==> flow/design.v <==
module clk_div(
    input clk,
    input rst,
    output reg tick_1hz
    );
    parameter CLK_FREQ = 1000; 
    reg [31:0] cnt; 
    always @(posedge clk or posedge rst) begin
        if (rst) begin
            cnt <= 0;
            tick_1hz <= 0;
        end 
        else begin
            if (cnt >= CLK_FREQ - 1) begin
                cnt <= 0;
                tick_1hz <= 1;
            end 
            else begin
                cnt <= cnt + 1;
                tick_1hz <= 0; 
            end
        end
    end
endmodule
module time_counter(
    input clk,
    input rst,
    input tick_1hz,
    input adjust,    
    input up,        
    input up_ten,    
    output reg [3:0] cur_h_ten, cur_h_one,
    output reg [3:0] cur_m_ten, cur_m_one,
    output reg [3:0] cur_s_ten, cur_s_one,
    output reg [1:0] adjust_mode,
    output reg led4, led6, led8
    );
    reg prev_adjust, prev_up, prev_up_ten;
    wire adjust_pulse, up_pulse, up_ten_pulse;
    always @(posedge clk) begin
        prev_adjust <= adjust;
        prev_up     <= up;
        prev_up_ten <= up_ten;
    end
    assign adjust_pulse = adjust & (~prev_adjust);
    assign up_pulse     = up & (~prev_up);
    assign up_ten_pulse = up_ten & (~prev_up_ten);
    always @(posedge clk or posedge rst) begin
        if(rst) adjust_mode <= 0;
        else if(adjust_pulse) begin
            if(adjust_mode >= 3) adjust_mode <= 0;
            else adjust_mode <= adjust_mode + 1;
        end
    end
    always @(*) begin
        case(adjust_mode)
            2'd0: {led4, led6, led8} = 3'b111;  
            2'd1: {led4, led6, led8} = 3'b001;  
            2'd2: {led4, led6, led8} = 3'b010;  
            2'd3: {led4, led6, led8} = 3'b100;  
            default: {led4, led6, led8} = 3'b111;
        endcase
    end
    always @(posedge clk or posedge rst) begin
        if(rst) begin
            {cur_h_ten, cur_h_one} <= 0;
            {cur_m_ten, cur_m_one} <= 0;
            {cur_s_ten, cur_s_one} <= 0;
        end
        else begin
            if(adjust_mode == 0 && tick_1hz) begin
                if(cur_s_one == 9) begin
                    cur_s_one <= 0;
                    if(cur_s_ten == 5) begin
                        cur_s_ten <= 0;
                        if(cur_m_one == 9) begin
                            cur_m_one <= 0;
                            if(cur_m_ten == 5) begin
                                cur_m_ten <= 0;
                                if(cur_h_ten == 2 && cur_h_one == 3) begin
                                    cur_h_ten <= 0; cur_h_one <= 0;
                                end else if(cur_h_one == 9) begin
                                    cur_h_one <= 0; cur_h_ten <= cur_h_ten + 1;
                                end else begin
                                    cur_h_one <= cur_h_one + 1;
                                end
                            end else cur_m_ten <= cur_m_ten + 1;
                        end else cur_m_one <= cur_m_one + 1;
                    end else cur_s_ten <= cur_s_ten + 1;
                end else cur_s_one <= cur_s_one + 1;
            end
            else if(up_pulse) begin
                case(adjust_mode)
                    2'd1: begin  
                        if(cur_s_one == 9) begin
                             cur_s_one <= 0;
                             if(cur_s_ten == 5) cur_s_ten <= 0;
                              else cur_s_ten <= cur_s_ten + 1;
                        end else cur_s_one <= cur_s_one + 1;
                    end
                    2'd2: begin  
                        if(cur_m_one == 9) begin
                             cur_m_one <= 0;
                             if(cur_m_ten == 5) cur_m_ten <= 0; 
                             else cur_m_ten <= cur_m_ten + 1;
                        end else cur_m_one <= cur_m_one + 1;
                    end
                    2'd3: begin  
                        if(cur_h_ten == 2 && cur_h_one == 3) begin
                            cur_h_ten <= 0; cur_h_one <= 0;
                        end else if(cur_h_one == 9) begin
                            cur_h_one <= 0; cur_h_ten <= cur_h_ten + 1;
                        end else begin
                            cur_h_one <= cur_h_one + 1;
                        end
                    end
                endcase
            end
            else if(up_ten_pulse) begin
                case(adjust_mode)
                    2'd1: begin 
                        if(cur_s_ten >= 5) cur_s_ten <= 0;
                        else cur_s_ten <= cur_s_ten + 1;
                    end
                    2'd2: begin 
                        if(cur_m_ten >= 5) cur_m_ten <= 0;
                        else cur_m_ten <= cur_m_ten + 1;
                    end
                    2'd3: begin 
                        if(cur_h_ten == 2) begin
                            cur_h_ten <= 0;
                            cur_h_one <= cur_h_one + 6;
                        end
                        else if(cur_h_ten == 1 && cur_h_one >= 4) begin
                            cur_h_ten <= 0;
                            cur_h_one <= cur_h_one - 4;
                        end
                        else begin
                            cur_h_ten <= cur_h_ten + 1;
                        end
                    end
                endcase
            end
        end
    end
endmodule
module time_converter(
    input [3:0] h_ten, h_one, 
    input world_clock, h24,
    input usa, england, spain,
    output reg [3:0] disp_h_ten, disp_h_one,
    output reg am, pm
    );
    integer k_time;  
    integer w_time;  
    always @(*) begin
        k_time = h_ten * 10 + h_one;
        w_time = k_time; 
        if (world_clock) begin
            if (usa) begin      
                w_time = k_time - 14;
                if (w_time < 0) w_time = w_time + 24; 
            end
            else if (england) begin 
                w_time = k_time - 9;
                if (w_time < 0) w_time = w_time + 24;
            end
            else if (spain) begin   
                w_time = k_time - 8;
                if (w_time < 0) w_time = w_time + 24;
            end
        end
        am = 0; 
        pm = 0;
        if (h24 || world_clock) begin
        end
        else begin
            if (w_time < 12) begin
                am = 1; pm = 0;
                if (w_time == 0) w_time = 12;
            end
            else begin
                am = 0; pm = 1;
                if (w_time > 12) w_time = w_time - 12;
            end
        end
        disp_h_ten = w_time / 10;
        disp_h_one = w_time % 10;
    end
endmodule
module stopwatch(
    input clk, rst,
    input enable_mode, 
    input btn_start,
    input btn_reset,
    output reg [3:0] m_ten, m_one,
    output reg [3:0] s_ten, s_one,
    output reg [3:0] ms_ten, ms_one,
    output reg [3:0] lap_m10, lap_m1,
    output reg [3:0] lap_s10, lap_s1,
    output reg [3:0] lap_ms10, lap_ms1
    );
reg [18:0] cnt_div;
    wire tick_10ms;
    assign tick_10ms = (cnt_div == 10 - 1);
    always @(posedge clk or posedge rst) begin
        if(rst) cnt_div <= 0;
        else if(tick_10ms) cnt_div <= 0;
        else cnt_div <= cnt_div + 1;
    end
    reg prev_start, prev_reset;
    wire start_pulse = btn_start & ~prev_start;
    wire reset_pulse = btn_reset & ~prev_reset;
    always @(posedge clk) begin
        prev_start <= btn_start;
        prev_reset <= btn_reset;
    end
    reg running; 
    always @(posedge clk or posedge rst) begin
        if(rst) begin
            {m_ten, m_one, s_ten, s_one, ms_ten, ms_one} <= 0;
            {lap_m10, lap_m1, lap_s10, lap_s1, lap_ms10, lap_ms1} <= 0;
            running <= 0;
        end
        else if(enable_mode) begin 
            if(start_pulse) begin
                running <= ~running;
                if (running) begin
                    lap_m10 <= m_ten; lap_m1 <= m_one;
                    lap_s10 <= s_ten; lap_s1 <= s_one;
                    lap_ms10 <= ms_ten; lap_ms1 <= ms_one;
                end
            end
            if(reset_pulse) begin
                running <= 0;
                {m_ten, m_one, s_ten, s_one, ms_ten, ms_one} <= 0;
                {lap_m10, lap_m1, lap_s10, lap_s1, lap_ms10, lap_ms1} <= 0;
            end
            if(running && tick_10ms) begin
                if(ms_one == 9) begin
                    ms_one <= 0;
                    if(ms_ten == 9) begin
                        ms_ten <= 0;
                        if(s_one == 9) begin
                            s_one <= 0;
                            if(s_ten == 5) begin
                                s_ten <= 0;
                                if(m_one == 9) begin
                                    m_one <= 0;
                                    if(m_ten == 5) m_ten <= 0;
                                    else m_ten <= m_ten + 1;
                                end else m_one <= m_one + 1;
                            end else s_ten <= s_ten + 1;
                        end else s_one <= s_one + 1;
                    end else ms_ten <= ms_ten + 1;
                end else ms_one <= ms_one + 1;
            end
        end
    end
endmodule
module timer(
    input clk, rst,
    input enable_mode,
    input btn_start,
    input btn_min,
    input btn_sec,
    input btn_clear,
    input btn_stop_alarm,
    output reg [3:0] tm_m10, tm_m1,
    output reg [3:0] tm_s10, tm_s1,
    output reg [3:0] set_m10, set_m1,
    output reg [3:0] set_s10, set_s1,
    output reg alarm_on
    );
    reg [31:0] cnt;
    wire tick_1hz;
    parameter CLK_FREQ = 1000;
    assign tick_1hz = (cnt == CLK_FREQ - 1);
    always @(posedge clk or posedge rst) begin
        if(rst) cnt <= 0;
        else if(cnt >= CLK_FREQ - 1) cnt <= 0; 
        else cnt <= cnt + 1;
    end
    reg prev_start, prev_min, prev_sec, prev_clear, prev_stop;
    wire start_pulse = btn_start & ~prev_start;
    wire min_pulse   = btn_min   & ~prev_min;
    wire sec_pulse   = btn_sec   & ~prev_sec;
    wire clear_pulse = btn_clear & ~prev_clear;
    wire stop_pulse  = btn_stop_alarm & ~prev_stop;
    always @(posedge clk) begin
        prev_start <= btn_start; prev_min <= btn_min; prev_sec <= btn_sec;
        prev_clear <= btn_clear; prev_stop <= btn_stop_alarm;
    end
    reg running; 
    wire is_zero = (tm_m10==0 && tm_m1==0 && tm_s10==0 && tm_s1==0);
    always @(posedge clk or posedge rst) begin
        if(rst) begin
            {tm_m10, tm_m1, tm_s10, tm_s1} <= 0;
            {set_m10, set_m1, set_s10, set_s1} <= 0;
            running <= 0; alarm_on <= 0;
        end
        else if(enable_mode) begin
            if (alarm_on && stop_pulse) begin 
                alarm_on <= 0; 
                running <= 0; 
            end
            else if (clear_pulse) begin
                {tm_m10, tm_m1, tm_s10, tm_s1} <= 0;
                {set_m10, set_m1, set_s10, set_s1} <= 0;
                running <= 0; alarm_on <= 0;
            end
            else if(!running && !alarm_on) begin
                if(min_pulse) begin 
                    if(tm_m1 == 9) begin 
                        tm_m1<=0; tm_m10<=tm_m10+1; 
                        set_m1<=0; set_m10<=set_m10+1; 
                    end 
                    else begin 
                        tm_m1 <= tm_m1 + 1;
                        set_m1 <= set_m1 + 1;          
                    end
                end
                if(sec_pulse) begin 
                    if(tm_s10 == 5) begin
                        tm_s10 <= 0; 
                        set_s10 <= 0;                  
                    end 
                    else begin
                        tm_s10 <= tm_s10 + 1;
                        set_s10 <= set_s10 + 1;        
                    end
                    tm_s1 <= 0; set_s1 <= 0; 
                end
            end
            if(start_pulse && !alarm_on && !is_zero) running <= ~running;
            if(running && tick_1hz) begin
                if(is_zero) begin 
                    running <= 0; 
                    alarm_on <= 1; 
                end
                else begin
                    if(tm_s1 == 0) begin
                        tm_s1 <= 9;
                        if(tm_s10 == 0) begin
                            tm_s10 <= 5;
                            if(tm_m1 == 0) begin
                                tm_m1 <= 9;
                                if(tm_m10 > 0) tm_m10 <= tm_m10 - 1;
                            end else tm_m1 <= tm_m1 - 1;
                        end else tm_s10 <= tm_s10 - 1;
                    end else tm_s1 <= tm_s1 - 1;
                end
            end
        end
        else begin 
            alarm_on <= 0; 
            running <= 0; 
        end
    end
endmodule
module alarm(
    input clk, rst,
    input enable_set,
    input btn_min,
    input btn_hour,
    input btn_stop,
    input btn_toggle,
    input btn_clear,
    input [3:0] cur_h_ten, cur_h_one,
    input [3:0] cur_m_ten, cur_m_one,
    input [3:0] cur_s_ten, cur_s_one,
    output reg [3:0] al_h_ten, al_h_one,
    output reg [3:0] al_m_ten, al_m_one,
    output reg alarm_trigger, 
    output reg alarm_enabled  
    );
    reg prev_min, prev_hour, prev_stop, prev_toggle, prev_clear;
    wire min_pulse    = btn_min    & ~prev_min;
    wire hour_pulse   = btn_hour   & ~prev_hour;
    wire stop_pulse   = btn_stop   & ~prev_stop;
    wire toggle_pulse = btn_toggle & ~prev_toggle;
    wire clear_pulse  = btn_clear  & ~prev_clear;
    always @(posedge clk) begin
        prev_min    <= btn_min;
        prev_hour   <= btn_hour;
        prev_stop   <= btn_stop;
        prev_toggle <= btn_toggle;
        prev_clear  <= btn_clear;
    end
    always @(posedge clk or posedge rst) begin
        if(rst) begin
            {al_h_ten, al_h_one, al_m_ten, al_m_one} <= 0;
            alarm_enabled <= 0; 
        end
        else begin
            if (toggle_pulse) alarm_enabled <= ~alarm_enabled;
            if(enable_set) begin
                if(clear_pulse) begin
                    {al_h_ten, al_h_one, al_m_ten, al_m_one} <= 0;
                end
                if(min_pulse) begin 
                    if(al_m_one == 9) begin al_m_one <= 0;
                    if(al_m_ten == 5) al_m_ten <= 0; 
                    else al_m_ten <= al_m_ten + 1; end 
                    else al_m_one <= al_m_one + 1;
                end
                if(hour_pulse) begin 
                     if(al_h_ten == 2 && al_h_one == 3) begin al_h_ten <= 0;
                     al_h_one <= 0; end 
                     else if(al_h_one == 9) begin al_h_one <= 0;
                     al_h_ten <= al_h_ten + 1; end 
                     else al_h_one <= al_h_one + 1;
                end
            end
        end
    end
    reg is_ringing; 
    always @(posedge clk or posedge rst) begin
        if (rst) is_ringing <= 0;
        else begin
            if (!alarm_enabled || (is_ringing && stop_pulse)) is_ringing <= 0;
            else if (alarm_enabled && !enable_set && !is_ringing) begin
                if ({cur_h_ten, cur_h_one, cur_m_ten, cur_m_one} == {al_h_ten, al_h_one, al_m_ten, al_m_one} &&
                    cur_s_ten == 0 && cur_s_one == 0) is_ringing <= 1; 
            end
        end
    end
    always @(*) alarm_trigger = is_ringing;
endmodule
module display_controller(
    input clk,
    input rst, 
    input [3:0] h_ten, h_one, 
    input [3:0] m_ten, m_one, 
    input [3:0] s_ten, s_one,
    input world_clock, use_alarm,
    input usa, england, spain,
    output reg [7:0] seg_com,  
    output reg [7:0] seg_data, 
    output reg [7:0] seg7
    );
    reg [19:0] seg_clk_div;
    wire seg_scan_clk;
    assign seg_scan_clk = seg_clk_div[1]; 
    always @(posedge clk or posedge rst) begin
        if (rst) seg_clk_div <= 0;
        else seg_clk_div <= seg_clk_div + 1;
    end
    reg [2:0] seg_scan_cnt;
    wire seg_scan_en = (seg_clk_div[1:0] == 2'b01);
    always @(posedge clk or posedge rst) begin
        if (rst) seg_scan_cnt <= 0;
        else if (seg_scan_en) begin
            if (seg_scan_cnt == 5) seg_scan_cnt <= 0;
            else seg_scan_cnt <= seg_scan_cnt + 1;
        end
    end
    reg [3:0] current_digit;
    always @(*) begin
        seg_data = 8'b1111_1111; 
        case (seg_scan_cnt)
            3'd0: begin
                seg_com = 8'b1101_1111; 
                current_digit = h_ten;
            end
            3'd1: begin
                seg_com = 8'b1110_1111;
                current_digit = h_one;
            end
            3'd2: begin
                seg_com = 8'b1111_0111;
                current_digit = m_ten;
            end
            3'd3: begin
                seg_com = 8'b1111_1011; 
                current_digit = m_one;
            end
            3'd4: begin
                seg_com = 8'b1111_1101; 
                current_digit = s_ten;
            end
            3'd5: begin
                seg_com = 8'b1111_1110; 
                current_digit = s_one;
            end
            default: begin
                seg_com = 8'b1111_1111;
                current_digit = 4'd0;
            end
        endcase
        case (current_digit)
            4'h0: seg_data[6:0] = ~7'b100_0000;
            4'h1: seg_data[6:0] = ~7'b111_1001;
            4'h2: seg_data[6:0] = ~7'b010_0100;
            4'h3: seg_data[6:0] = ~7'b011_0000;
            4'h4: seg_data[6:0] = ~7'b001_1001;
            4'h5: seg_data[6:0] = ~7'b001_0010;
            4'h6: seg_data[6:0] = ~7'b000_0010;
            4'h7: seg_data[6:0] = ~7'b111_1000;
            4'h8: seg_data[6:0] = ~7'b000_0000;
            4'h9: seg_data[6:0] = ~7'b001_0000;
            default: seg_data[6:0] = 7'b000_0000;
        endcase
        if (seg_scan_cnt == 3'd1 || seg_scan_cnt == 3'd3) 
             seg_data[7] = 1'b1;
        else 
             seg_data[7] = 1'b0;
    end 
    always @(posedge clk or posedge rst) begin
        if(rst) seg7 <= 8'b0000_0000; 
        else begin
            if(world_clock) begin
                if(usa)      
                    seg7 <= 8'b0011_1110; 
                else if(england) 
                    seg7 <= 8'b0111_1001; 
                else if(spain)   
                    seg7 <= 8'b0110_1101; 
                else 
                    seg7 <= 8'b0000_0000; 
            end
            else 
                seg7 <= 8'b0000_0000;
        end
    end
endmodule
module lcd_controller(
    input clk, rst,     
    input h24, world_clock,
    input sw_stopwatch, sw_timer, sw_alarm_set,
    input alarm_enabled,
    input usa, england, spain, 
    input [3:0] stp_m10, stp_m1, stp_s10, stp_s1, stp_ms10, stp_ms1,
    input [3:0] set_m10, set_m1, set_s10, set_s1,
    input [3:0] al_h10, al_h1, al_m10, al_m1,
    output reg LCD_RS, LCD_RW, LCD_E,
    output reg [7:0] LCD_DATA
    );
    reg [31:0] lcd_clk_div;
    wire lcd_tick;
    assign lcd_tick = (lcd_clk_div == 3 - 1);
    always @(posedge clk or posedge rst) begin
        if (rst) lcd_clk_div <= 0;
        else if (lcd_tick) lcd_clk_div <= 0;
        else lcd_clk_div <= lcd_clk_div + 1;
    end
    always @(posedge clk or posedge rst) begin
        if (rst) LCD_E <= 0;
        else if (lcd_clk_div < 1) LCD_E <= 1; 
        else LCD_E <= 0;
    end
    reg [7:0] lcd_state;
    reg [7:0] lcd_data_reg;
    reg lcd_rs_reg;
    reg [4:0] char_idx; 
    always @(posedge clk or posedge rst) begin
        if (rst) begin
            lcd_state <= 0;
            LCD_RW <= 0; LCD_RS <= 0; LCD_DATA <= 8'h00;
            char_idx <= 0;
            lcd_rs_reg <= 0; lcd_data_reg <= 8'h00;
        end 
        else begin
            if (lcd_tick) begin 
                case (lcd_state)
                    0:  begin lcd_rs_reg <= 0; lcd_data_reg <= 8'h38; lcd_state <= 1; end 
                    1:  begin lcd_state <= 2; end 
                    2:  begin lcd_rs_reg <= 0; lcd_data_reg <= 8'h38; lcd_state <= 3; end 
                    3:  begin lcd_state <= 4; end
                    4:  begin lcd_rs_reg <= 0; lcd_data_reg <= 8'h0C; lcd_state <= 5; end 
                    5:  begin lcd_state <= 6; end
                    6:  begin lcd_rs_reg <= 0; lcd_data_reg <= 8'h01; lcd_state <= 7; end 
                    7:  begin lcd_state <= 8; end
                    8:  begin lcd_rs_reg <= 0; lcd_data_reg <= 8'h06; lcd_state <= 9; end 
                    9:  begin lcd_state <= 10; end
                    10: begin lcd_rs_reg <= 0; lcd_data_reg <= 8'h80; char_idx <= 0; lcd_state <= 11; end 
                    11: begin 
                        lcd_rs_reg <= 1;
                        if (sw_stopwatch) begin
                            case(char_idx)
                                0: lcd_data_reg <= "M"; 1: lcd_data_reg <= "O"; 2: lcd_data_reg <= "D"; 3: lcd_data_reg <= "E";
                                4: lcd_data_reg <= " "; 5: lcd_data_reg <= ":"; 6: lcd_data_reg <= " ";
                                7: lcd_data_reg <= "S"; 8: lcd_data_reg <= "T"; 9: lcd_data_reg <= "O"; 10: lcd_data_reg <= "P"; 
                                11: lcd_data_reg <= "W"; 12: lcd_data_reg <= "A"; 13: lcd_data_reg <= "T"; 14: lcd_data_reg <= "C"; 15: lcd_data_reg <= "H";
                            endcase
                        end
                        else if (sw_timer) begin
                            case(char_idx)
                                0: lcd_data_reg <= "M"; 1: lcd_data_reg <= "O"; 2: lcd_data_reg <= "D"; 3: lcd_data_reg <= "E";
                                4: lcd_data_reg <= " "; 5: lcd_data_reg <= ":"; 6: lcd_data_reg <= " ";
                                7: lcd_data_reg <= "T"; 8: lcd_data_reg <= "I"; 9: lcd_data_reg <= "M"; 10: lcd_data_reg <= "E"; 
                                11: lcd_data_reg <= "R"; 12: lcd_data_reg <= " "; 13: lcd_data_reg <= " "; 14: lcd_data_reg <= " "; 15: lcd_data_reg <= " ";
                            endcase
                        end
                        else if (sw_alarm_set) begin
                            case(char_idx)
                                0: lcd_data_reg <= "A"; 1: lcd_data_reg <= "L"; 2: lcd_data_reg <= "A"; 3: lcd_data_reg <= "R"; 
                                4: lcd_data_reg <= "M"; 5: lcd_data_reg <= " "; 6: lcd_data_reg <= "S"; 7: lcd_data_reg <= "E"; 
                                8: lcd_data_reg <= "T"; 9: lcd_data_reg <= " "; 10: lcd_data_reg <= ":"; 11: lcd_data_reg <= " "; 
                                12: lcd_data_reg <= (alarm_enabled) ? "O" : "O";
                                13: lcd_data_reg <= (alarm_enabled) ? "N" : "F";
                                14: lcd_data_reg <= (alarm_enabled) ? " " : "F";
                                15: lcd_data_reg <= " ";
                            endcase
                        end
                        else begin
                            case(char_idx)
                                0: lcd_data_reg <= "M"; 1: lcd_data_reg <= "O"; 2: lcd_data_reg <= "D"; 3: lcd_data_reg <= "E";
                                4: lcd_data_reg <= " "; 5: lcd_data_reg <= ":"; 6: lcd_data_reg <= " ";
                                7: lcd_data_reg <= (h24) ? "2" : "1";
                                8: lcd_data_reg <= (h24) ? "4" : "2"; 
                                9: lcd_data_reg <= "H"; 
                                10: lcd_data_reg <= " "; 11: lcd_data_reg <= "T"; 12: lcd_data_reg <= "Y"; 13: lcd_data_reg <= "P"; 14: lcd_data_reg <= "E"; 15: lcd_data_reg <= " ";
                            endcase
                        end
                        if(char_idx < 15) char_idx <= char_idx + 1;
                        else lcd_state <= 12;
                    end
                    12: begin lcd_rs_reg <= 0; lcd_data_reg <= 8'hC0; char_idx <= 0; lcd_state <= 13; end 
                    13: begin
                        lcd_rs_reg <= 1;
                        if (sw_stopwatch) begin
                            case(char_idx)
                                0: lcd_data_reg <= "L"; 1: lcd_data_reg <= "A"; 2: lcd_data_reg <= "P"; 
                                3: lcd_data_reg <= " "; 4: lcd_data_reg <= ":"; 5: lcd_data_reg <= " ";
                                6: lcd_data_reg <= stp_m10 + "0"; 7: lcd_data_reg <= stp_m1 + "0";
                                8: lcd_data_reg <= ":";  
                                9: lcd_data_reg <= stp_s10 + "0"; 10: lcd_data_reg <= stp_s1 + "0";
                                11: lcd_data_reg <= ":";  
                                12: lcd_data_reg <= stp_ms10 + "0"; 13: lcd_data_reg <= stp_ms1 + "0";
                                14: lcd_data_reg <= " "; 15: lcd_data_reg <= " ";
                            endcase
                        end
                        else if (sw_timer) begin
                            case(char_idx)
                                0: lcd_data_reg <= "S"; 1: lcd_data_reg <= "E"; 2: lcd_data_reg <= "T"; 
                                3: lcd_data_reg <= " "; 4: lcd_data_reg <= ":"; 5: lcd_data_reg <= " ";
                                6: lcd_data_reg <= set_m10 + "0"; 7: lcd_data_reg <= set_m1 + "0";
                                8: lcd_data_reg <= ":";
                                9: lcd_data_reg <= set_s10 + "0"; 10: lcd_data_reg <= set_s1 + "0";
                                default: lcd_data_reg <= " "; 
                            endcase
                        end
                        else if (sw_alarm_set) begin
                            case(char_idx)
                                0: lcd_data_reg <= "T"; 1: lcd_data_reg <= "I"; 2: lcd_data_reg <= "M"; 3: lcd_data_reg <= "E"; 
                                4: lcd_data_reg <= " "; 5: lcd_data_reg <= ":"; 6: lcd_data_reg <= " ";
                                7: lcd_data_reg <= al_h10 + "0"; 8: lcd_data_reg <= al_h1 + "0";
                                9: lcd_data_reg <= ":";
                                10: lcd_data_reg <= al_m10 + "0"; 11: lcd_data_reg <= al_m1 + "0";
                                default: lcd_data_reg <= " ";
                            endcase
                        end
                        else begin
                            case(char_idx)
                                0: lcd_data_reg <= "Z"; 1: lcd_data_reg <= "O"; 2: lcd_data_reg <= "N"; 3: lcd_data_reg <= "E";
                                4: lcd_data_reg <= " "; 5: lcd_data_reg <= ":"; 6: lcd_data_reg <= " ";
                                default: begin
                                    if (world_clock && usa) begin
                                        case(char_idx)
                                            7: lcd_data_reg <= "U"; 8: lcd_data_reg <= "S"; 9: lcd_data_reg <= "A"; 10: lcd_data_reg <= " "; 
                                            11: lcd_data_reg <= "("; 12: lcd_data_reg <= "N"; 13: lcd_data_reg <= "Y"; 14: lcd_data_reg <= ")"; 15: lcd_data_reg <= " ";
                                        endcase
                                    end
                                    else if (world_clock && england) begin
                                        case(char_idx)
                                            7: lcd_data_reg <= "U"; 8: lcd_data_reg <= "K"; 9: lcd_data_reg <= " "; 10: lcd_data_reg <= "("; 
                                            11: lcd_data_reg <= "L"; 12: lcd_data_reg <= "O"; 13: lcd_data_reg <= "N"; 14: lcd_data_reg <= ")"; 15: lcd_data_reg <= " ";
                                        endcase
                                    end
                                    else if (world_clock && spain) begin
                                        case(char_idx)
                                            7: lcd_data_reg <= "S"; 8: lcd_data_reg <= "P"; 9: lcd_data_reg <= "A"; 10: lcd_data_reg <= "I"; 
                                            11: lcd_data_reg <= "N"; 12: lcd_data_reg <= " "; 13: lcd_data_reg <= " "; 14: lcd_data_reg <= " "; 15: lcd_data_reg <= " ";
                                        endcase
                                    end
                                    else begin
                                        case(char_idx)
                                            7: lcd_data_reg <= "K"; 8: lcd_data_reg <= "O"; 9: lcd_data_reg <= "R"; 10: lcd_data_reg <= "E"; 
                                            11: lcd_data_reg <= "A"; 12: lcd_data_reg <= " "; 13: lcd_data_reg <= " "; 14: lcd_data_reg <= " "; 15: lcd_data_reg <= " ";
                                        endcase
                                    end
                                end
                            endcase
                        end
                        if(char_idx < 15) char_idx <= char_idx + 1; 
                        else lcd_state <= 14; 
                    end
                    14: begin lcd_rs_reg <= 0; lcd_data_reg <= 8'h02; lcd_state <= 15; end 
                    15: begin lcd_state <= 10; end 
                    default: lcd_state <= 0;
                endcase
                LCD_RS <= lcd_rs_reg;
                LCD_DATA <= lcd_data_reg;
                LCD_RW <= 0; 
            end
        end
    end
endmodule
module clock(
    input clk,
    input rst,
    input adjust, up, up_ten,
    input h24, world_clock,
    input usa, england, spain,
    input sw_stopwatch,
    input sw_timer,
    input sw_alarm_set,
    input btn_stp_start,
    input btn_stp_reset,
    input btn_alarm_toggle,
    input btn_alarm_stop,
    output [7:0] seg_data, seg_com, seg7,
    output am, pm,
    output led4, led6, led8, 
    output LCD_RS, LCD_RW, LCD_E,
    output [7:0] LCD_DATA,
    output [3:0] rgb_r,
    output piezo_out 
    );
    wire tick_1hz;
    wire [1:0] adjust_mode;
    wire [3:0] cur_h_ten, cur_h_one, cur_m_ten, cur_m_one, cur_s_ten, cur_s_one;
    wire [3:0] disp_h_ten, disp_h_one; 
    wire [3:0] stp_m10, stp_m1, stp_s10, stp_s1, stp_ms10, stp_ms1;
    wire [3:0] stp_run_m10, stp_run_m1, stp_run_s10, stp_run_s1, stp_run_ms10, stp_run_ms1;
    wire [3:0] stp_lap_m10, stp_lap_m1, stp_lap_s10, stp_lap_s1, stp_lap_ms10, stp_lap_ms1;
    wire [3:0] tm_m10, tm_m1, tm_s10, tm_s1;
    wire [3:0] tm_set_m10, tm_set_m1, tm_set_s10, tm_set_s1;
    wire timer_alarm_on; 
    wire [3:0] al_h10, al_h1, al_m10, al_m1;
    wire real_alarm_trig; 
    wire alarm_is_on;     
    reg [3:0] final_h_ten, final_h_one, final_m_ten, final_m_one, final_s_ten, final_s_one;
    clk_div u_clk_div( .clk(clk), .rst(rst), .tick_1hz(tick_1hz) );
    time_counter u_counter(
        .clk(clk), .rst(rst), .tick_1hz(tick_1hz),
        .adjust( adjust & ~sw_stopwatch & ~sw_timer & ~sw_alarm_set ), 
        .up(     up     & ~sw_stopwatch & ~sw_timer & ~sw_alarm_set ), 
        .up_ten( up_ten & ~sw_stopwatch & ~sw_timer & ~sw_alarm_set ),
        .cur_h_ten(cur_h_ten), .cur_h_one(cur_h_one),
        .cur_m_ten(cur_m_ten), .cur_m_one(cur_m_one),
        .cur_s_ten(cur_s_ten), .cur_s_one(cur_s_one),
        .adjust_mode(adjust_mode),
        .led4(led4), .led6(led6), .led8(led8) 
    );
    time_converter u_converter(
        .h_ten(cur_h_ten), .h_one(cur_h_one),
        .world_clock(world_clock), .h24(h24),
        .usa(usa), .england(england), .spain(spain),
        .disp_h_ten(disp_h_ten), .disp_h_one(disp_h_one),
        .am(am), .pm(pm)
    );
    stopwatch u_stopwatch(
        .clk(clk), .rst(rst),
        .enable_mode(sw_stopwatch),
        .btn_start(btn_stp_start), .btn_reset(btn_stp_reset),
        .m_ten(stp_run_m10), .m_one(stp_run_m1),
        .s_ten(stp_run_s10), .s_one(stp_run_s1),
        .ms_ten(stp_run_ms10), .ms_one(stp_run_ms1),
        .lap_m10(stp_lap_m10), .lap_m1(stp_lap_m1),
        .lap_s10(stp_lap_s10), .lap_s1(stp_lap_s1),
        .lap_ms10(stp_lap_ms10), .lap_ms1(stp_lap_ms1)
    );
   timer u_timer(
        .clk(clk), .rst(rst),
        .enable_mode(sw_timer),
        .btn_start(adjust),
        .btn_min(up_ten),
        .btn_sec(up),
        .btn_clear(btn_stp_reset),
        .btn_stop_alarm(btn_alarm_stop),
        .tm_m10(tm_m10), .tm_m1(tm_m1), 
        .tm_s10(tm_s10), .tm_s1(tm_s1),
        .set_m10(tm_set_m10), .set_m1(tm_set_m1), 
        .set_s10(tm_set_s10),
        .set_s1(tm_set_s1),
        .alarm_on(timer_alarm_on)
    );
    alarm u_alarm(
        .clk(clk), .rst(rst),
        .enable_set(sw_alarm_set), 
        .btn_min(up),              
        .btn_hour(up_ten),         
        .btn_stop(btn_alarm_stop),     
        .btn_toggle(btn_alarm_toggle), 
        .btn_clear(btn_stp_reset),     
        .cur_h_ten(cur_h_ten), .cur_h_one(cur_h_one),
        .cur_m_ten(cur_m_ten), .cur_m_one(cur_m_one),
        .cur_s_ten(cur_s_ten), .cur_s_one(cur_s_one),
        .al_h_ten(al_h10), .al_h_one(al_h1),
        .al_m_ten(al_m10), .al_m_one(al_m1),
        .alarm_trigger(real_alarm_trig),
        .alarm_enabled(alarm_is_on) 
    );
    always @(*) begin
        if (sw_stopwatch) begin 
            final_h_ten = stp_run_m10;  final_h_one = stp_run_m1;
            final_m_ten = stp_run_s10;  final_m_one = stp_run_s1;
            final_s_ten = stp_run_ms10; final_s_one = stp_run_ms1;
        end
        else if (sw_timer) begin
            final_h_ten = 0;        final_h_one = 0;
            final_m_ten = tm_m10;   final_m_one = tm_m1;
            final_s_ten = tm_s10;   final_s_one = tm_s1;
        end
        else if (sw_alarm_set) begin
            final_h_ten = al_h10;   final_h_one = al_h1; 
            final_m_ten = al_m10;   final_m_one = al_m1;
            final_s_ten = 0;        final_s_one = 0;
        end
        else begin
            final_h_ten = disp_h_ten; final_h_one = disp_h_one;
            final_m_ten = cur_m_ten;  final_m_one = cur_m_one;
            final_s_ten = cur_s_ten;  final_s_one = cur_s_one;
        end
    end
    reg [15:0] piezo_cnt;
    reg piezo_wave;
    always @(posedge clk or posedge rst) begin
        if(rst) begin piezo_cnt <= 0; piezo_wave <= 0; end
        else begin
            piezo_wave <= ~piezo_wave; 
        end
    end
    assign piezo_out = (timer_alarm_on | real_alarm_trig) ? piezo_wave : 1'b0;
    reg [8:0] blink_cnt; 
    always @(posedge clk or posedge rst) begin
        if(rst) blink_cnt <= 0; else blink_cnt <= blink_cnt + 1;
    end
    wire blink_sig = blink_cnt[8]; 
    wire blink_red = (timer_alarm_on | real_alarm_trig) ? blink_sig : 1'b0; 
    assign rgb_r = {blink_red, blink_red, blink_red, blink_red}; 
    display_controller u_display(
        .clk(clk), .rst(rst),
        .h_ten(final_h_ten), .h_one(final_h_one),
        .m_ten(final_m_ten), .m_one(final_m_one),
        .s_ten(final_s_ten), .s_one(final_s_one),
        .world_clock(world_clock), .use_alarm(1'b0),
        .usa(usa), .england(england), .spain(spain),
        .seg_com(seg_com), .seg_data(seg_data), .seg7(seg7)
    );
    lcd_controller u_lcd(
        .clk(clk), .rst(rst),
        .h24(h24), .world_clock(world_clock),
        .sw_stopwatch(sw_stopwatch),
        .sw_timer(sw_timer),
        .sw_alarm_set(sw_alarm_set), 
        .alarm_enabled(alarm_is_on), 
        .usa(usa), .england(england), .spain(spain),
        .stp_m10(stp_lap_m10), .stp_m1(stp_lap_m1),
        .stp_s10(stp_lap_s10), .stp_s1(stp_lap_s1),
        .stp_ms10(stp_lap_ms10), .stp_ms1(stp_lap_ms1),
        .set_m10(tm_set_m10), .set_m1(tm_set_m1),
        .set_s10(tm_set_s10), .set_s1(tm_set_s1),
        .al_h10(al_h10), .al_h1(al_h1),
        .al_m10(al_m10), .al_m1(al_m1),
        .LCD_RS(LCD_RS), .LCD_RW(LCD_RW),
        .LCD_E(LCD_E), .LCD_DATA(LCD_DATA)
    );
endmodule
==> flow/run.sh <==
#!/bin/bash
# the make line also repeats each setting of config.mk as NAME=value (left out here)
make -C /OpenROAD-flow-scripts/flow DESIGN_CONFIG=/design/flow/config.mk WORK_HOME=/design/flow/orfs CLKGATE_MAP_FILE= finish
==> flow/config.mk <==
export PLATFORM = sky130hd
export DESIGN_NAME = clock
export DESIGN_NICKNAME = clock
export VERILOG_FILES = /design/flow/design.v
export SDC_FILE = /design/flow/constraint.sdc
export NUM_CORES = 4
export LEC_CHECK = 0
export CAP_MARGIN = 10
export CELL_PAD_IN_SITES_DETAIL_PLACEMENT = 2
export CELL_PAD_IN_SITES_GLOBAL_PLACEMENT = 3
export CORE_ASPECT_RATIO = 0.52
export CORE_MARGIN = 7
export CORE_UTILIZATION = 68
export HOLD_SLACK_MARGIN = 0.12
export MAX_ROUTING_LAYER = met4
export MIN_ROUTING_LAYER = met2
export SLEW_MARGIN = 20
==> flow/constraint.sdc <==
create_clock -name core_clock -period 11.7 [get_ports {clk}]
set_input_delay 2.3400 -clock core_clock [delete_from_list [all_inputs] [get_ports {clk}]]
set_output_delay 2.3400 -clock core_clock [all_outputs]
set_load 0.01 [all_outputs]
==> flow_summary.toml, run 1 <==
# physical design summary
[yosys]
synthMuxAreaShare_pct = 3.16
synthDistinctLibCells = 116
async_reset_ff_share_pct = 96.8
avgSynthCellArea_sq_um = 8.45
synth.largest_area_cell = "dfrtp_1"
xor_share_pct = 6.28
ys_sh_adder_pct = 5.11
ys_chip_area_sq_um = 21100
numSynthFlops = 309
synthSimpleGateAreaFrac_pct = 23.3
netlist_instances = 2493
top_logic_kind = "simple AND/OR/NAND/NOR gates"
yosys_cells = 2493
synth_top_area_share_pct = 35.4
synth.most_common_cell = "nand2_1"
top_cells_by_area = "dfrtp_1 (35%), nand2_1 (6.1%), ha_1 (4.9%)"
synth.top_cells.by_count = "nand2_1 (343), dfrtp_1 (298), nor2_1 (211)"
synth_seq_share_pct = 36.5
synthFlopType = "dfrtp_1"
synth-edff-count = 0
ys_warn_count = 9
synthAoiAreaFrac_pct = 21.5
synthesis.area_sq_um = 21100

[floorplanning]
rows = 46
dieArea_sq_um = 36400
fp_util_pct = 69.2
die_x_microns = 258
core_sq_um = 30400
die_h_microns = 141

[run_status]
haltStage = "global placement without I/O"
first-error = "[ERROR GPL-0301] Utilization 150.839 % exceeds 100%."
outcome = "aborted with a tool error"
==> inputs of run 2 (changes only) <==
ABC_AREA = 0   (was default)
CAP_MARGIN = 20   (was 10)
CELL_PAD_IN_SITES_DETAIL_PLACEMENT = default   (was 2)
CELL_PAD_IN_SITES_GLOBAL_PLACEMENT = default   (was 3)
CORE_ASPECT_RATIO = 1.13   (was 0.52)
CORE_MARGIN = 2   (was 7)
CORE_UTILIZATION = 17   (was 68)
CTS_CLUSTER_DIAMETER = 95   (was default)
CTS_CLUSTER_SIZE = 32   (was default)
GPL_ROUTABILITY_DRIVEN = 1   (was default)
GPL_TIMING_DRIVEN = 0   (was default)
HOLD_SLACK_MARGIN = default   (was 0.12)
PLACE_DENSITY_LB_ADDON = 0.06   (was default)
SETUP_SLACK_MARGIN = 0.68   (was default)
SLEW_MARGIN = 30   (was 20)
clock period = 13.2 ns   (was 11.7 ns; I/O delays follow)
==> run 2 against run 1 <==
Net effect:
- now fails the layout checks on setup timing
- die area went up to 3.5 times the previous value
- synthesized cell count did not move
- area after synthesis did not move
==> flow_summary.toml, run 2 <==
# physical design summary
[placement]
place_congestion = 0.929
portBuffers = 53
place_area_sq_um = 24100
pre_cts_slack_ns = -2.81
hpwl_mm = 65.6

[job]
warnings = 63
max_cap_violations = 0

[worst_setup_path]
crit_start = "england"
rr_worst_depth = 14
worstSetupStartpointType = "primary input"
rr_startpoint = "u_lcd.char_idx[3]"
worstSetupEndpointType = "primary output"
worstSetupPathDepth = 42
crit_required_ns = 10.56
crit_family = "AND-OR/OR-AND gates"
regToRegSetupSlack_ns = 7.71
cpPeakStageDelay_ns = 0.40
timing.rr.end = "u_lcd.lcd_data_reg[1]"
worst_path_max_delay_cell = "or3_1"
crit_type = "in -> out"
path_buffers = 10
cp_max_fo = 8
arrival_ns = 10.66
worstSetupEndpoint = "seg_data[3]"

[global_route]
grt-ovfl-total = 0
grt_pass1_wl_mm = 135
grt_max_degree = 80
grt_pass1_vias = 30812
antenna_found_initial = 0
grt_usage_pct = 22.3

[yosys]
ys_chip_area_sq_um = 21100
synth_top_area_share_pct = 35.4
top_logic_kind = "simple AND/OR/NAND/NOR gates"
synthSimpleGateAreaFrac_pct = 23.3
synthMuxAreaShare_pct = 3.16
ys_warn_count = 9
top_cells_by_area = "dfrtp_1 (35%), nand2_1 (6.1%), ha_1 (4.9%)"
yosys_cells = 2493
xor_share_pct = 6.28
numSynthFlops = 309
synthFlopType = "dfrtp_1"
synth_seq_share_pct = 36.5
synthesis.area_sq_um = 21100
synth.largest_area_cell = "dfrtp_1"
synth.most_common_cell = "nand2_1"
async_reset_ff_share_pct = 96.8
synth.top_cells.by_count = "nand2_1 (343), dfrtp_1 (298), nor2_1 (211)"
ys_sh_adder_pct = 5.11
synthAoiAreaFrac_pct = 21.5
avgSynthCellArea_sq_um = 8.45
netlist_instances = 2493
synthDistinctLibCells = 116
synth-edff-count = 0

[floorplanning]
dieArea_sq_um = 127000
core_sq_um = 123000
ios = 62
rows = 137
fp_util_pct = 17.1
die_x_microns = 335
die_h_microns = 378

[detailed_routing]
drc = 0
drtIter0Drc = 3862
vias = 27716
dr.pass1.iters = 6
wl_per_cell_microns = 20.9
via_per_inst = 6.36
wl_mm = 91.2
ant_nets = 0

[timing]
finalSetupViolations = 4
fin_ws_ns = -0.104
fin_tns_setup_ns = -0.130
worstMarginPinSlew_ns = 1.07
finalClockPeriodUsage_pct = 101
report.final.slew_viol_count = 0
fmax_mhz = 75.2
relSlewSlack_pct = 28.0
fin_skew_ns = 0.0316
grt_setup_unrepaired = "yes"
period_needed_ns = 13.30
hold_viol = 0
hold_ws_ns = 0.408

[worst_hold_path]
min_to = "piezo_wave"
worstHoldStart = "piezo_wave"
hold_class = "reg -> reg"
min_path_cells = 1

[clock_network]
root_buffer = "clkbuf_16"
cts_buffer_depth = 3
cts_tree = "done"
cts_buffers = 29
htree_num_levels = 1
clock_sinks = 309
clkSlewWorstSetupHoldPaths_ns = 0.10
clock_latency_ns = 0.66

[layout]
areaGrowthSynthToFinish_pct = 28.6
fill_cells = 13536
fin_area_sq_um = 27100
fin_nets = 2828

[run_status]
outcome = "finished with violations"
violations = "setup timing"
==> run 2: cell type report <==
cell class                      instances  area [sq um]  area share [%]
Clock inverter                         24           432            1.59
Multi-Input combinational cell       2015         13800            50.9
Antenna cell                            9          22.5          0.0832
Clock buffer                           30           739            2.73
Inverter                               87           358            1.32
Tap cell                             1598          2000            7.38
Buffer                                128           673            2.49
Timing Repair Buffer                  157          1380            5.08
Sequential cell                       309          7690            28.4
==> run 2: per-stage QoR <==
step / instances / util (%)
after floorplan: 2539 / -
after global placement: 4190 / 19.4
after detailed placement: 4198 / 19.6
after CTS: 4319 / 21.5
after global routing: 4348 / 22.0
final: 4357 / 22.0
==> run 2: repair_timing <==
action | 4_1_cts | 5_1_grt
hold endpoints to repair | 0 | 0
endpoints found under the setup margin | 7 | 7
gates resized | 198 | 73
buffers inserted | 67 | 27
hold buffers | 0 | 0
pin swaps | 54 | 46
==> run 2: layer usage <==
layer / global-route usage (%) / share of wire [%] / vias up
met4: 2.56 / 4.8 / 0
met3: 29.0 / 42 / 542
met2: 26.2 / 53 / 7987
met1: - / 0 / 9799
li1: - / - / 9388
met5: - / 0 / -
==> inputs of run 3 (changes only) <==
ABC_AREA = 1   (was 0)
CORE_ASPECT_RATIO = default   (was 1.13)
CORE_UTILIZATION = 71   (was 17)
CTS_CLUSTER_DIAMETER = 206   (was 95)
CTS_CLUSTER_SIZE = default   (was 32)
GPL_ROUTABILITY_DRIVEN = default   (was 1)
GPL_TIMING_DRIVEN = default   (was 0)
MAX_ROUTING_LAYER = default   (was met4)
MIN_ROUTING_LAYER = default   (was met2)
PLACE_DENSITY_LB_ADDON = 0.27   (was 0.06)
SETUP_SLACK_MARGIN = 2.39   (was 0.68)
SLEW_MARGIN = 20   (was 30)
TNS_END_PERCENT = 80   (was default)
clock period = 14.5 ns   (was 13.2 ns; I/O delays follow)
==> run 3 against run 2 <==
Net effect:
- the run now finishes clean
- non-clock buffer count is 94 lower
- register-to-register slack gained 2.2 ns
- sequential share of layout area grew 2.0 points
- clock-buffer cell count grew 12
- global-route usage increased by 23 points
- worst setup slack improved by 1.4 ns
- first-iteration DRC count rose by 3.4%
- largest cell class unchanged
- design area shrank 6.7%
- critical path type is now reg -> out
==> flow_summary.toml, run 3 <==
# physical design summary
[yosys]
ys_chip_area_sq_um = 21000
synth-edff-count = 0
synthSimpleGateAreaFrac_pct = 30.6
synthFlopType = "dfrtp_1"
synth.most_common_cell = "nand2_1"
synth_seq_share_pct = 36.5
yosys_cells = 2940
synth.largest_area_cell = "dfrtp_1"
synth.top_cells.by_count = "nand2_1 (582), inv_1 (476), nor2_1 (311)"
numSynthFlops = 309
synthDistinctLibCells = 71
avgSynthCellArea_sq_um = 7.15
async_reset_ff_share_pct = 96.8
netlist_instances = 2940
top_logic_kind = "simple AND/OR/NAND/NOR gates"
synthAoiAreaFrac_pct = 14.6
xor_share_pct = 2.74
synth_top_area_share_pct = 35.5
synthesis.area_sq_um = 21000
top_cells_by_area = "dfrtp_1 (35%), nand2_1 (10%), inv_1 (8.5%)"
ys_sh_adder_pct = 5.07
ys_warn_count = 9
synthMuxAreaShare_pct = 0.0476

[worst_hold_path]
min_path_cells = 1
min_to = "piezo_wave"
hold_class = "reg -> reg"
worstHoldStart = "piezo_wave"

[clock_network]
htree_num_levels = 2
clock_latency_ns = 0.57
clkSlewWorstSetupHoldPaths_ns = 0.07
clock_sinks = 309
cts_buffers = 34
cts_tree = "done"
root_buffer = "clkbuf_16"
cts_buffer_depth = 3

[worst_setup_path]
cpPeakStageDelay_ns = 0.48
path_buffers = 17
rr_worst_depth = 20
worstSetupStartpointType = "flip-flop"
crit_required_ns = 11.60
rr_startpoint = "u_lcd.char_idx[0]"
worst_path_max_delay_cell = "fa_1"
worstSetupEndpointType = "primary output"
cp_max_fo = 7
arrival_ns = 10.33
crit_start = "u_counter.cur_h_ten[1]"
worstSetupEndpoint = "seg_data[6]"
regToRegSetupSlack_ns = 9.89
crit_type = "reg -> out"
timing.rr.end = "u_lcd.lcd_data_reg[0]"
worstSetupPathDepth = 76
crit_family = "simple AND/OR/NAND/NOR gates"

[global_route]
antenna_found_initial = 0
grt_pass1_vias = 22696
grt-ovfl-total = 0
grt_pass1_wl_mm = 113
grt_max_degree = 148
grt_usage_pct = 45.3

[detailed_routing]
drc = 0
insertedDiodeCount = 0
drtIter0Drc = 3995
vias = 23725
via_per_inst = 6.66
wl_per_cell_microns = 21.4
wl_mm = 76.3
dr.pass1.iters = 14
ant_nets = 0

[job]
warnings = 66
max_cap_violations = 0

[timing]
period_needed_ns = 13.23
fin_ws_ns = 1.27
fin_skew_ns = 0.0469
finalSetupViolations = 0
finalClockPeriodUsage_pct = 91.2
fmax_mhz = 75.6
grt_setup_unrepaired = "yes"
hold_viol = 0
relSlewSlack_pct = 18.3
worstMarginPinSlew_ns = 1.21
report.final.slew_viol_count = 0

[floorplanning]
fp_util_pct = 71.5
dieArea_sq_um = 31000
ios = 62
rows = 63
die_h_microns = 176
core_sq_um = 29400
die_x_microns = 176

[placement]
portBuffers = 57
hpwl_mm = 46.2
pre_cts_slack_ns = -0.0957
place_area_sq_um = 22200
place_congestion = 1.05

[layout]
fin_nets = 3247
fin_area_sq_um = 25300
areaGrowthSynthToFinish_pct = 20.2

[run_status]
outcome = "no timing/DRC/antenna violations"
[run 3: layer usage]
metal | vias up | wire, microns | track usage (%)
li1 | 10120 | - | -
met1 | 10863 | 25900 | 55.6
met2 | 2081 | 34800 | 74.3
met3 | 661 | 9570 | 10.1
met4 | 0 | 5990 | 25.1
met5 | - | 0 | 0
[run 3: cell type report]
cell class,count,area [sq um]
flip-flops and latches,309,7690
multi-input cells,2113,12300
clock buffers,42,942
clock inverters,20,295
repair buffers,191,1630
well taps,390,488
fillers,1532,4120
inverters,497,1910
[run 3: what timing repair did]
item                                    CTS  global route
pin swaps                                81            89
buffers inserted                         68            40
endpoints found under the setup margin    7             7
resized                                 202           126
hold buffers                              0             0
[run 3: per-stage QoR]
stage                     hold slack [ns]  cells  utilization, %  TNS (ns)
after floorplan                     0.382   2986               -         0
after global placement              0.391   3392            75.5         0
final                               0.416   3562            86.0         0
after detailed placement            0.400   3392            75.5    -0.444
after CTS                           0.415   3522            83.1         0
after global routing                0.422   3562            86.0         0
==> inputs of run 4 (changes only) <==
ABC_AREA = default   (was 1)
CORE_UTILIZATION = 64   (was 71)
CTS_CLUSTER_DIAMETER = default   (was 206)
PLACE_DENSITY_LB_ADDON = default   (was 0.27)
SETUP_SLACK_MARGIN = default   (was 2.39)
TNS_END_PERCENT = default   (was 80)
clock period = 10.3 ns   (was 14.5 ns; I/O delays follow)
==> run 4 against run 3 <==
Net effect:
- via count fell by 8.5%
- design area rose by 4.6%
- die area rose by 11%
- highest routed layer unchanged
- clock-buffer cell count rose by 1
- area after synthesis rose by 0.13%
- non-clock buffer count rose by 215
- cell count fell by 6.8%
- the layout now fails its checks (setup timing)
- worst hold slack improved by 0.034 ns
- worst setup slack got worse by 3.0 ns
- utilization fell by 4.5 points
- critical path depth fell by 27
==> flow_summary.toml, run 4 <==
# physical design summary
[placement]
portBuffers = 57
place_inst = 3212
place_congestion = 1.02
pre_cts_slack_ns = -1.84
hpwl_mm = 47.1

[layout]
areaGrowthSynthToFinish_pct = 25.5
post-route-util_pct = 81.5
layout.cells.non_filler = 3319
fin_nets = 2954

[worst_setup_path]
path_buffers = 13
crit_type = "reg -> out"
worstSetupEndpoint = "seg_data[3]"
crit_required_ns = 8.24
rr_startpoint = "u_lcd.char_idx[4]"
regToRegSetupSlack_ns = 5.34
worstSetupPathDepth = 49
crit_family = "AND-OR/OR-AND gates"
cpPeakStageDelay_ns = 0.59
timing.rr.end = "u_lcd.lcd_data_reg[6]"
cp_max_fo = 6
worstSetupStartpointType = "flip-flop"
crit_top_cell = "buf_4"
crit_start = "u_counter.cur_h_ten[1]"
rr_worst_depth = 14
worstSetupEndpointType = "primary output"
worst_path_max_delay_cell = "fa_2"
arrival_ns = 9.93

[floorplanning]
die_x_microns = 185
core_sq_um = 32500
ios = 62
rows = 66
die_h_microns = 185
dieArea_sq_um = 34400
fp_util_pct = 64.9

[yosys]
synth.most_common_cell = "nand2_1"
xor_share_pct = 6.28
ys_chip_area_sq_um = 21100
synthFlopType = "dfrtp_1"
synthSimpleGateAreaFrac_pct = 23.3
synth.top_cells.by_count = "nand2_1 (343), dfrtp_1 (298), nor2_1 (211)"
ys_warn_count = 9
numSynthFlops = 309
synthMuxAreaShare_pct = 3.16
synthAoiAreaFrac_pct = 21.5
synth_top_area_share_pct = 35.4
synth_seq_share_pct = 36.5
async_reset_ff_share_pct = 96.8
synth.largest_area_cell = "dfrtp_1"
synth-edff-count = 0
top_logic_kind = "simple AND/OR/NAND/NOR gates"
avgSynthCellArea_sq_um = 8.45
top_cells_by_area = "dfrtp_1 (35%), nand2_1 (6.1%), ha_1 (4.9%)"
netlist_instances = 2493
yosys_cells = 2493
synthDistinctLibCells = 116
synthesis.area_sq_um = 21100
ys_sh_adder_pct = 5.11

[detailed_routing]
wl_mm = 69.4
drtIter0Drc = 2737
wl_per_cell_microns = 20.9
dr.pass1.iters = 7
ant_nets = 0
vias = 21707
drc = 0
via_per_inst = 6.54

[timing]
fin_ws_ns = -1.69
finalSetupViolations = 7
worstMarginPinSlew_ns = 1.14
fmax_mhz = 83.4
hold_viol = 0
report.final.slew_viol_count = 0
finalClockPeriodUsage_pct = 116
period_needed_ns = 11.99
fin_skew_ns = 0.0175
relSlewSlack_pct = 23.6
grt_setup_unrepaired = "yes"

[run_status]
outcome = "finished with violations"
violations = "setup timing"

[clock_network]
clock_latency_ns = 0.54
htree_num_levels = 2
cts_tree = "done"
cts_buffer_depth = 3
cts_buffers = 34
clkSlewWorstSetupHoldPaths_ns = 0.06
root_buffer = "clkbuf_16"
clock_sinks = 309

[worst_hold_path]
worstHoldStart = "u_display.seg_clk_div[0]"
min_path_cells = 1
min_to = "u_display.seg_clk_div[0]"
hold_class = "reg -> reg"

[global_route]
grt_max_degree = 183
grt-ovfl-total = 0
antenna_found_initial = 2
grt_pass1_wl_mm = 109
grt_usage_pct = 39.8
grt_pass1_vias = 20862

[job]
warnings = 68
max_cap_violations = 0
-- run 4: per-stage QoR --
step           TNS, ns  hold WS, ns  area, sq um
6_report        -11.06        0.450        26400
5_1_grt         -13.53        0.449        26400
4_1_cts         -10.17        0.444        26100
3_3_place_gp    -11.47        0.395        24400
3_5_place_dp    -12.33        0.410        24400
2_1_floorplan    -6.97        0.383        21600
-- run 4: cell type report --
class,count,area (sq um)
Multi-Input combinational cell,2015,13500
Sequential cell,309,7690
Fill cell,1990,6020
Timing Repair Buffer,406,3230
Clock buffer,43,956
Tap cell,442,553
Inverter,87,330
Clock inverter,16,220
Antenna cell,1,2.50
-- run 4: per-layer routing --
| layer | GRT usage (%) | up-vias | wire length [microns] |
|---|---|---|---|
| met5 | 0 | - | 0 |
| met4 | 17.0 | 0 | 3250 |
| met3 | 7.67 | 287 | 6590 |
| met2 | 65.4 | 1353 | 32800 |
| met1 | 51.4 | 10345 | 26700 |
| li1 | - | 9722 | - |
-- run 4: what timing repair did --
item,CTS,global route
endpoints found under the hold margin,0,0
pin swaps,65,46
hold buffers,0,0
gates resized,92,38
setup endpoints to repair,7,7
buffers inserted,35,12
==> inputs of run 5 (changes only) <==
ABC_AREA = 1   (was default)
CORE_UTILIZATION = 72   (was 64)
CTS_CLUSTER_DIAMETER = 202   (was default)
CTS_CLUSTER_SIZE = 14   (was default)
PLACE_DENSITY_LB_ADDON = 0.25   (was default)
SETUP_SLACK_MARGIN = -0.73   (was default)
==> run 5 against run 4 <==
Net effect:
- the layout still fails its checks (setup timing)
- sequential cell count is the same
- first-iteration DRC count grew 73%
- largest cell class unchanged
- critical path type unchanged
- highest routed layer is now met5
- register-to-register slack lost 0.22 ns
==> flow_summary.toml, run 5 <==
# physical design summary
[yosys]
avgSynthCellArea_sq_um = 7.15
ys_sh_adder_pct = 5.07
synth.top_cells.by_count = "nand2_1 (582), inv_1 (476), nor2_1 (311)"
synth_seq_share_pct = 36.5
synthDistinctLibCells = 71
xor_share_pct = 2.74
synthSimpleGateAreaFrac_pct = 30.6
synthFlopType = "dfrtp_1"
yosys_cells = 2940
synthAoiAreaFrac_pct = 14.6
synth.most_common_cell = "nand2_1"
synth.largest_area_cell = "dfrtp_1"
synth_top_area_share_pct = 35.5
netlist_instances = 2940
async_reset_ff_share_pct = 96.8
synthesis.area_sq_um = 21000
synth-edff-count = 0
ys_warn_count = 9
ys_chip_area_sq_um = 21000
synthMuxAreaShare_pct = 0.0476
top_cells_by_area = "dfrtp_1 (35%), nand2_1 (10%), inv_1 (8.5%)"
numSynthFlops = 309
top_logic_kind = "simple AND/OR/NAND/NOR gates"

[placement]
portBuffers = 57
hpwl_mm = 47.9
place_congestion = 1.07

[timing]
hold_ws_ns = 0.443
report.final.slew_viol_count = 0
relSlewSlack_pct = 10.8
fin_skew_ns = 0.0356
fin_ws_ns = -1.98
finalSetupViolations = 7
worstMarginPinSlew_ns = 1.33
grt_setup_unrepaired = "yes"
finalClockPeriodUsage_pct = 119
period_needed_ns = 12.28
hold_viol = 0
fmax_mhz = 81.5
fin_tns_setup_ns = -13.57

[detailed_routing]
wl_per_cell_microns = 21.7
dr.pass1.iters = 15
wl_mm = 80.0
ant_nets = 0
via_per_inst = 6.74
vias = 24856
drtIter0Drc = 4736
drc = 0

[run_status]
outcome = "finished with violations"
violations = "setup timing"

[worst_setup_path]
timing.rr.end = "u_stopwatch.m_ten[1]"
worstSetupStartpointType = "flip-flop"
worst_path_max_delay_cell = "fa_2"
rr_startpoint = "u_stopwatch.cnt_div[11]"
worstSetupEndpoint = "seg_data[4]"
rr_worst_depth = 12
crit_type = "reg -> out"
path_buffers = 15
crit_family = "simple AND/OR/NAND/NOR gates"
regToRegSetupSlack_ns = 5.12
arrival_ns = 10.22
crit_top_cell = "nand2_2"
cpPeakStageDelay_ns = 0.46
crit_start = "u_counter.cur_h_ten[1]"
cp_max_fo = 6
worstSetupEndpointType = "primary output"
crit_required_ns = 8.24
worstSetupPathDepth = 70

[clock_network]
cts_tree = "done"
root_buffer = "clkbuf_16"
cts_buffer_depth = 3
clock_sinks = 309
htree_num_levels = 1
clkSlewWorstSetupHoldPaths_ns = 0.08
cts_buffers = 26
clock_latency_ns = 0.59

[floorplanning]
rows = 62
dieArea_sq_um = 30600
die_h_microns = 175
fp_util_pct = 73.3
core_sq_um = 28700
die_x_microns = 175
ios = 62

[global_route]
grt-ovfl-total = 0
grt_pass1_vias = 24144
grt_usage_pct = 48.7
antenna_found_initial = 1
grt_max_degree = 162
grt_pass1_wl_mm = 120

[layout]
fin_nets = 3385
post-route-util_pct = 89.5
areaGrowthSynthToFinish_pct = 22.2

[worst_hold_path]
min_to = "piezo_wave"
worstHoldStart = "piezo_wave"
min_path_cells = 1
hold_class = "reg -> reg"

[job]
warnings = 70
max_cap_violations = 0
run 5: stage by stage:
stage / setup slack (ns) / cell area, sq um / instances
3_5_place_dp: -1.84 / 23600 / 3584
5_1_grt: -2.38 / 25700 / 3688
4_1_cts: -1.06 / 25200 / 3669
3_3_place_gp: -1.38 / 23600 / 3584
6_report: -1.98 / 25700 / 3689
2_1_floorplan: -0.623 / 21200 / 2986
run 5: area by class of cell:
class	count	area, sq um
Antenna cell	1	2.50
Clock buffer	46	726
Clock inverter	2	46.3
Fill cell	1318	3010
Inverter	497	1890
Multi-Input combinational cell	2113	12100
Sequential cell	309	7680
Tap cell	384	480
Timing Repair Buffer	337	2740
run 5: metal layers:
metal / GRT usage, % / vias to the layer above / part of all wire (%)
li1: - / 10381 / -
met2: 79.6 / 2383 / 44
met4: 31.3 / 2 / 9.8
met1: 57.9 / 11230 / 33
met3: 11.4 / 860 / 13
met5: 1.60 / - / 0.051
run 5: what timing repair did:
item | 4_1_cts | 5_1_grt
buffers inserted | 41 | 19
pin swaps | 78 | 72
gates resized | 157 | 89
hold buffers | 0 | 0
setup endpoints to repair | 7 | 7
==> inputs of run 6 (changes only) <==
ABC_AREA = default   (was 1)
CAP_MARGIN = 10   (was 20)
CELL_PAD_IN_SITES_DETAIL_PLACEMENT = 2   (was default)
CELL_PAD_IN_SITES_GLOBAL_PLACEMENT = 1   (was default)
CORE_ASPECT_RATIO = 0.52   (was default)
CORE_MARGIN = 7   (was 2)
CORE_UTILIZATION = 30   (was 72)
CTS_CLUSTER_DIAMETER = default   (was 202)
CTS_CLUSTER_SIZE = 99   (was 14)
HOLD_SLACK_MARGIN = 0.12   (was default)
MAX_ROUTING_LAYER = met4   (was default)
MIN_ROUTING_LAYER = met2   (was default)
PLACE_DENSITY_LB_ADDON = default   (was 0.25)
SETUP_SLACK_MARGIN = default   (was -0.73)
clock period = 11.7 ns   (was 10.3 ns; I/O delays follow)
==> run 6 against run 5 <==
Net effect:
- the layout still fails its checks (setup timing)
- largest cell class unchanged
- sequential share of layout area down 1.8 points
- worst hold slack worse by 0.038 ns
- wire length up 38%
==> flow_summary.toml, run 6 <==
# physical design summary
[layout]
fin_nets = 2979
areaGrowthSynthToFinish_pct = 29.7
fill_cells = 7585
fin_area_sq_um = 27300
comb_area_sq_um = 13500
layout.cells.non_filler = 3847
post-route-util_pct = 39.7
seq_area_sq_um = 7680

[job]
max_cap_violations = 0
warnings = 69

[yosys]
synthDistinctLibCells = 116
synth_seq_share_pct = 36.5
synth.top_cells.by_count = "nand2_1 (343), dfrtp_1 (298), nor2_1 (211)"
synth-edff-count = 0
ys_warn_count = 9
synthesis.area_sq_um = 21100
avgSynthCellArea_sq_um = 8.45
synthMuxAreaShare_pct = 3.16
synth.most_common_cell = "nand2_1"
yosys_cells = 2493
ys_chip_area_sq_um = 21100
synthSimpleGateAreaFrac_pct = 23.3
async_reset_ff_share_pct = 96.8
netlist_instances = 2493
synthAoiAreaFrac_pct = 21.5
synth_top_area_share_pct = 35.4
synthFlopType = "dfrtp_1"
top_cells_by_area = "dfrtp_1 (35%), nand2_1 (6.1%), ha_1 (4.9%)"
synth.largest_area_cell = "dfrtp_1"
xor_share_pct = 6.28
ys_sh_adder_pct = 5.11
numSynthFlops = 309
top_logic_kind = "simple AND/OR/NAND/NOR gates"

[floorplanning]
die_x_microns = 381
die_h_microns = 205
fp_util_pct = 30.6
rows = 69
ios = 62
dieArea_sq_um = 78200
core_sq_um = 68800

[worst_setup_path]
worst_path_max_delay_cell = "fa_2"
path_buffers = 11
worstSetupPathDepth = 50
crit_top_cell = "ha_4"
regToRegSetupSlack_ns = 4.84
cpPeakStageDelay_ns = 0.58
cp_max_fo = 5
timing.rr.end = "u_lcd.lcd_data_reg[1]"
worstSetupEndpoint = "seg_data[3]"
worstSetupStartpointType = "flip-flop"
crit_type = "reg -> out"
crit_required_ns = 9.36
crit_start = "u_counter.cur_h_ten[3]"
crit_family = "AND-OR/OR-AND gates"
worstSetupEndpointType = "primary output"
rr_startpoint = "u_lcd.char_idx[0]"
rr_worst_depth = 16
arrival_ns = 10.69

[clock_network]
clock_latency_ns = 0.63
cts_buffer_depth = 3
clkSlewWorstSetupHoldPaths_ns = 0.07
cts_buffers = 35
clock_sinks = 309
htree_num_levels = 2
cts_tree = "done"
root_buffer = "clkbuf_16"

[placement]
place_congestion = 1.08
place_inst = 3724
portBuffers = 57
hpwl_mm = 75.5
place_area_sq_um = 25200

[timing]
hold_ws_ns = 0.405
period_needed_ns = 13.03
hold_viol = 0
fin_ws_ns = -1.33
grt_setup_unrepaired = "yes"
report.final.slew_viol_count = 0
fmax_mhz = 76.7
finalSetupViolations = 7
worstMarginPinSlew_ns = 1.11
fin_skew_ns = 0.0392
finalClockPeriodUsage_pct = 111
relSlewSlack_pct = 24.7

[detailed_routing]
via_per_inst = 7.89
dr.pass1.iters = 9
vias = 30340
ant_nets = 0
wl_per_cell_microns = 28.8
drc = 0
wl_mm = 111
drtIter0Drc = 5079

[global_route]
antenna_found_initial = 0
grt_pass1_wl_mm = 166
grt_usage_pct = 44.7
grt-ovfl-total = 0
grt_pass1_vias = 35888
grt_max_degree = 109

[run_status]
violations = "setup timing"
outcome = "finished with violations"

[worst_hold_path]
min_path_cells = 1
worstHoldStart = "piezo_wave"
hold_class = "reg -> reg"
min_to = "piezo_wave"
==> run 6: per-layer routing <==
metal / vias up / track usage (%) / wire, microns / share of wire, %
li1: 9694 / - / - / -
met1: 10098 / - / 0 / 0
met2: 9467 / 46.7 / 48700 / 44
met3: 1081 / 62.9 / 51800 / 47
met4: 0 / 11.4 / 10300 / 9.3
met5: - / - / 0 / 0
==> run 6: what timing repair did <==
action,4_1_cts,5_1_grt
cloned,0,0
hold buffers,0,0
pin swaps,54,23
resized,110,46
setup buffers,24,14
endpoints found under the setup margin,7,7
==> run 6: per-stage QoR <==
step / TNS, ns / setup WS [ns]
after global routing: -11.63 / -1.75
after CTS: -6.46 / -1.02
after floorplan: -0.110 / -0.110
final: -8.66 / -1.33
after detailed placement: -10.37 / -1.56
after global placement: -8.53 / -1.31
==> run 6: area by class of cell <==
class,instances,area share (%)
Antenna cell,20,0.183
Clock buffer,48,3.64
Clock inverter,15,0.577
Inverter,87,1.24
Multi-Input combinational cell,2015,49.5
Sequential cell,309,28.1
Tap cell,923,4.23
Timing Repair Buffer,430,12.5
